==> 12-14: inputs <==
## alu_top
module alu_top (
    input             clk,
    input      [15:0] a,
    input      [15:0] b,
    input      [2:0]  opcode,
    input             mode,
    output reg [15:0] result,
    output reg        za,
    output reg        zb,
    output reg        eq,
    output reg        gt,
    output reg        lt
);
    reg [15:0] a_q, b_q;
    reg [2:0]  opcode_q;
    reg        mode_q;
    wire [15:0] alu_out;
    wire        za_w, zb_w, eq_w, gt_w, lt_w;
    ALU u_alu (.a(a_q), .b(b_q), .opcode(opcode_q), .mode(mode_q),
               .outALU(alu_out), .za(za_w), .zb(zb_w), .eq(eq_w), .gt(gt_w), .lt(lt_w));
    always @(posedge clk) begin
        a_q      <= a;
        b_q      <= b;
        opcode_q <= opcode;
        mode_q   <= mode;
        result   <= alu_out;
        za       <= za_w;
        zb       <= zb_w;
        eq       <= eq_w;
        gt       <= gt_w;
        lt       <= lt_w;
    end
endmodule
make LEC_CHECK=0 ABC_AREA=1 CAP_MARGIN=20 CORE_MARGIN=2 CORE_UTILIZATION=68 CTS_CLUSTER_DIAMETER=52 CTS_CLUSTER_SIZE=15 HOLD_SLACK_MARGIN=-0.1 SLEW_MARGIN=20 TNS_END_PERCENT=95 finish   # period 27.8 ns
run.sh (not shown) runs the stock make flow with config.mk's settings and CLKGATE_MAP_FILE=.
==> inputs of 04-22, as changes to 12-14 <==
Settings changed: ABC_AREA 1 to unset, CELL_PAD_IN_SITES_GLOBAL_PLACEMENT set to 1, CORE_ASPECT_RATIO set to 0.84, CORE_UTILIZATION 68 to 40, CTS_CLUSTER_DIAMETER 52 to unset, CTS_CLUSTER_SIZE 15 to unset, HOLD_SLACK_MARGIN -0.1 to unset, TNS_END_PERCENT 95 to unset.
==> flow/constraint.sdc (replaced) <==
create_clock -name core_clock -period 45.0 [get_ports {clk}]
set_input_delay 9.0000 -clock core_clock [delete_from_list [all_inputs] [get_ports {clk}]]
set_output_delay 9.0000 -clock core_clock [all_outputs]
set_load 0.01 [all_outputs]
==> inputs of 08-12, as changes to 12-14 <==
Settings changed: CORE_UTILIZATION 68 to 64, CTS_CLUSTER_DIAMETER 52 to 382, CTS_CLUSTER_SIZE 15 to 98, HOLD_SLACK_MARGIN -0.1 to unset, PLACE_DENSITY set to 0.35, TNS_END_PERCENT 95 to 10.
==> flow/constraint.sdc (replaced) <==
create_clock -name core_clock -period 29.1 [get_ports {clk}]
set_input_delay 5.8200 -clock core_clock [delete_from_list [all_inputs] [get_ports {clk}]]
set_output_delay 5.8200 -clock core_clock [all_outputs]
set_load 0.01 [all_outputs]
==> qor.yml <==
outcome:
  status: "finished with violations"
  so_faults: "setup timing"
timing:
  worst_slack_ns: -1.080
  setup_viol: 1
synth:
  ys_sh_xor_pct: 5.322
  fp_nets: 2664
  synth-simple-area-share_pct: 26.67
Source of the figures above: 08-12

==> qor.yml <==
job:
  warning_count: 76
synth:
  ys_seq_share_pct: 7.036
  ys_sh_xor_pct: 7.777
  synth-simple-area-share_pct: 18.72
outcome:
  status: "no timing/DRC/antenna violations"
timing:
  worst_slack_ns: 7.909
  setup_viol: 0
Source of the figures above: 04-22

==> qor.yml <==
outcome:
  lastStage: "global routing"
  error: "[ERROR GRT-0116] Global routing finished with congestion. Check the congestion regions in the DRC Viewer."
  status: "stopped before the end"
synth:
  ys_sh_xor_pct: 5.322
  fp_nets: 2664
  synth-simple-area-share_pct: 26.67
  ys_sh_aoi_pct: 17.39
clock_tree:
  hold_buffers: 0
floorplan:
  die_x_microns: 155.6
Source of the figures above: 12-14



==> inputs of job 119 <==
==> flow/design.v <==
module alu_top (
    input             clk,
    input      [15:0] a,
    input      [15:0] b,
    input      [2:0]  opcode,
    input             mode,
    output reg [15:0] result,
    output reg        za,
    output reg        zb,
    output reg        eq,
    output reg        gt,
    output reg        lt
);
    reg [15:0] a_q, b_q;
    reg [2:0]  opcode_q;
    reg        mode_q;
    wire [15:0] alu_out;
    wire        za_w, zb_w, eq_w, gt_w, lt_w;
    ALU u_alu (.a(a_q), .b(b_q), .opcode(opcode_q), .mode(mode_q),
               .outALU(alu_out), .za(za_w), .zb(zb_w), .eq(eq_w), .gt(gt_w), .lt(lt_w));
    always @(posedge clk) begin
        a_q      <= a;
        b_q      <= b;
        opcode_q <= opcode;
        mode_q   <= mode;
        result   <= alu_out;
        za       <= za_w;
        zb       <= zb_w;
        eq       <= eq_w;
        gt       <= gt_w;
        lt       <= lt_w;
    end
endmodule

module arith(a,b,opcode,outau);
input [15:0] a;
input [15:0] b;
input [2:0] opcode;
output [15:0] outau;
reg [15:0] outau;
always@(*)
begin
	case(opcode)
	3'b000: outau = a+b;
	3'b001: outau = a * b;
	3'b010: if (a > b) begin
		outau = a - b;
		end
		else begin
		outau = b - a;
		end
	3'b011: if (a > b) begin
		outau = (b == 16'h0000) ? 16'h0000 : a / b;
		end
		else begin
		outau = (a == 16'h0000) ? 16'h0000 : b / a;
		end
	default outau = 16'h0000;
	endcase
end
endmodule
module logic_unit(a,b,opcode,outlu,za,zb,eq,gt,lt);
input [15:0] a;
input [15:0] b;
input [2:0] opcode;
output [15:0] outlu;
output za, zb,eq,gt,lt;
reg [15:0] outlu;
reg za,zb,eq,gt,lt;
always@(*)
begin
	case(opcode)
	3'b000: outlu = (a & b);
	3'b001: outlu = (a | b);
	3'b010: outlu = (~(a | b));
	3'b011: outlu = (~(a & b));
	3'b100: outlu = (~ a);
	3'b101: outlu = (~ b);
	3'b110: outlu = (a ^ b);
	3'b111: outlu = (~(a ^ b));
	endcase
end
always@(*)
begin
	if( a == b) begin
	eq = 1;
	end
	else begin
	eq = 0;
	end
	if ( a > b) begin
	gt = 1;
	end
	else begin
	gt = 0;
	end
	if ( a < b) begin
	lt = 1;
	end
	else begin
	lt = 0;
	end
	if( a == 16'h0000) begin
	za = 1;
	end
	else begin
	za = 0;
	end
	if (b == 16'h0000) begin
	zb = 1;
	end
	else begin
	zb = 0;
	end
end
endmodule
module ALU( a, b, opcode, mode, outALU, za, zb, eq, gt, lt);
input [15:0] a;
input [15:0] b;
input [2:0] opcode;
input mode;
output [15:0] outALU;
output za, zb, eq, gt, lt;
reg [15:0] outALU;
reg za, zb, eq, gt, lt;
wire [15:0] outau;
wire [15:0] outlu;
wire tza, tzb, teq, tgt, tlt;
arith a1 (.a(a), .b(b), .opcode(opcode), .outau(outau));
logic_unit l1 (.a(a), .b(b), .opcode(opcode), .outlu(outlu), .za(tza), .zb(tzb), .eq(teq), .gt(tgt), .lt(tlt));
always@(*)
begin
	if(mode == 0) begin
	outALU = outau;
	end
	else if (mode == 1) begin
	outALU = outlu;
	end
	else begin
	outALU = 16'h0000;
	end
	za = tza;
	zb = tzb;
	eq = teq;
	gt = tgt;
	lt = tlt;
end
endmodule
==> flow/run.sh <==
#!/bin/bash
# the make line also repeats each setting of config.mk as NAME=value (left out here)
make -C /OpenROAD-flow-scripts/flow DESIGN_CONFIG=/design/flow/config.mk WORK_HOME=/design/flow/orfs CLKGATE_MAP_FILE= finish
==> flow/config.mk <==
export PLATFORM = sky130hd
export DESIGN_NAME = alu_top
export DESIGN_NICKNAME = alu_top
export VERILOG_FILES = /design/flow/design.v
export SDC_FILE = /design/flow/constraint.sdc
export NUM_CORES = 4
export LEC_CHECK = 0
export ABC_AREA = 1
export CAP_MARGIN = 0
export CELL_PAD_IN_SITES_DETAIL_PLACEMENT = 2
export CELL_PAD_IN_SITES_GLOBAL_PLACEMENT = 3
export CORE_MARGIN = 2
export CORE_UTILIZATION = 24
export HOLD_SLACK_MARGIN = 0.23
export MAX_ROUTING_LAYER = met4
export MIN_ROUTING_LAYER = met1
export PLACE_DENSITY = 0.79
export SLEW_MARGIN = 40
export TNS_END_PERCENT = 20
==> flow/constraint.sdc <==
create_clock -name core_clock -period 24.1 [get_ports {clk}]
set_input_delay 4.8200 -clock core_clock [delete_from_list [all_inputs] [get_ports {clk}]]
set_output_delay 4.8200 -clock core_clock [all_outputs]
set_load 0.01 [all_outputs]
==> job 6653 (differences from job 119) <==
Settings changed: CAP_MARGIN 0 to 15, CORE_UTILIZATION 24 to 40, GPL_TIMING_DRIVEN set to 0, HOLD_SLACK_MARGIN 0.23 to -0.02, MAX_ROUTING_LAYER met4 to unset, MIN_ROUTING_LAYER met1 to unset, PLACE_DENSITY 0.79 to unset, SLEW_MARGIN 40 to 25, TNS_END_PERCENT 20 to 95.
==> flow/constraint.sdc (replaced) <==
create_clock -name core_clock -period 45.0 [get_ports {clk}]
set_input_delay 9.0000 -clock core_clock [delete_from_list [all_inputs] [get_ports {clk}]]
set_output_delay 9.0000 -clock core_clock [all_outputs]
set_load 0.01 [all_outputs]
==> job 4134 (differences from job 119) <==
Settings changed: ABC_AREA 1 to unset, CAP_MARGIN 0 to 20, CELL_PAD_IN_SITES_DETAIL_PLACEMENT 2 to unset, CELL_PAD_IN_SITES_GLOBAL_PLACEMENT 3 to unset, CORE_UTILIZATION 24 to 66, CTS_CLUSTER_DIAMETER set to 151, HOLD_SLACK_MARGIN 0.23 to unset, MAX_ROUTING_LAYER met4 to unset, MIN_ROUTING_LAYER met1 to unset, PLACE_DENSITY 0.79 to unset, SLEW_MARGIN 40 to 20, TNS_END_PERCENT 20 to 5.
==> flow/constraint.sdc (replaced) <==
create_clock -name core_clock -period 28.4 [get_ports {clk}]
set_input_delay 5.6800 -clock core_clock [delete_from_list [all_inputs] [get_ports {clk}]]
set_output_delay 5.6800 -clock core_clock [all_outputs]
set_load 0.01 [all_outputs]
==> results <==
metric	job 4134	job 119	job 6653
Worst-case setup margin in the final layout	-0.680 ns	-9.40 ns	4.83 ns
Basic Gates by Area	18.7%	26.7%	26.7%
Multiplexer area fraction after synthesis	5.91%	0.0640%	0.0640%
First-pass iteration count of the detailed router	12	5	5
Vias in the first global route	17.1k	21.9k	18.7k
Power of the combinational group	0.00118 W	0.00162 W	0.000548 W
AO/OA Area Share	23.8%	17.4%	17.4%
Number of rows created at floorplan	57	93	72
Adder-cell area share of the yosys netlist	29.4%	30.5%	30.5%
Area of placed instances	0.0180 mm^2	0.0213 mm^2	0.0169 mm^2
Switching Share	52.3%	52.1%	55.2%
Overall routed net length	69300 um	104000 um	69900 um
Power density cells	69.5 mW/mm^2	75.0 mW/mm^2	40.1 mW/mm^2
Post-CTS setup buffer count	15	66	0
Iteration-0 DRC count of the detailed router	3013	1017	768
Amount of wire on met2 after detailed routing	28200 um	52700 um	35300 um
Number of signal-net inverters in the final layout	203	419	419
Result of the run	complete, but fails checks	complete, but fails checks	no timing/DRC/antenna violations
Reasons for failing layout checks	negative setup slack	negative setup slack	-
Setup Viol. Count Final	1	4	0
Power and IR drop assume default switching activity.
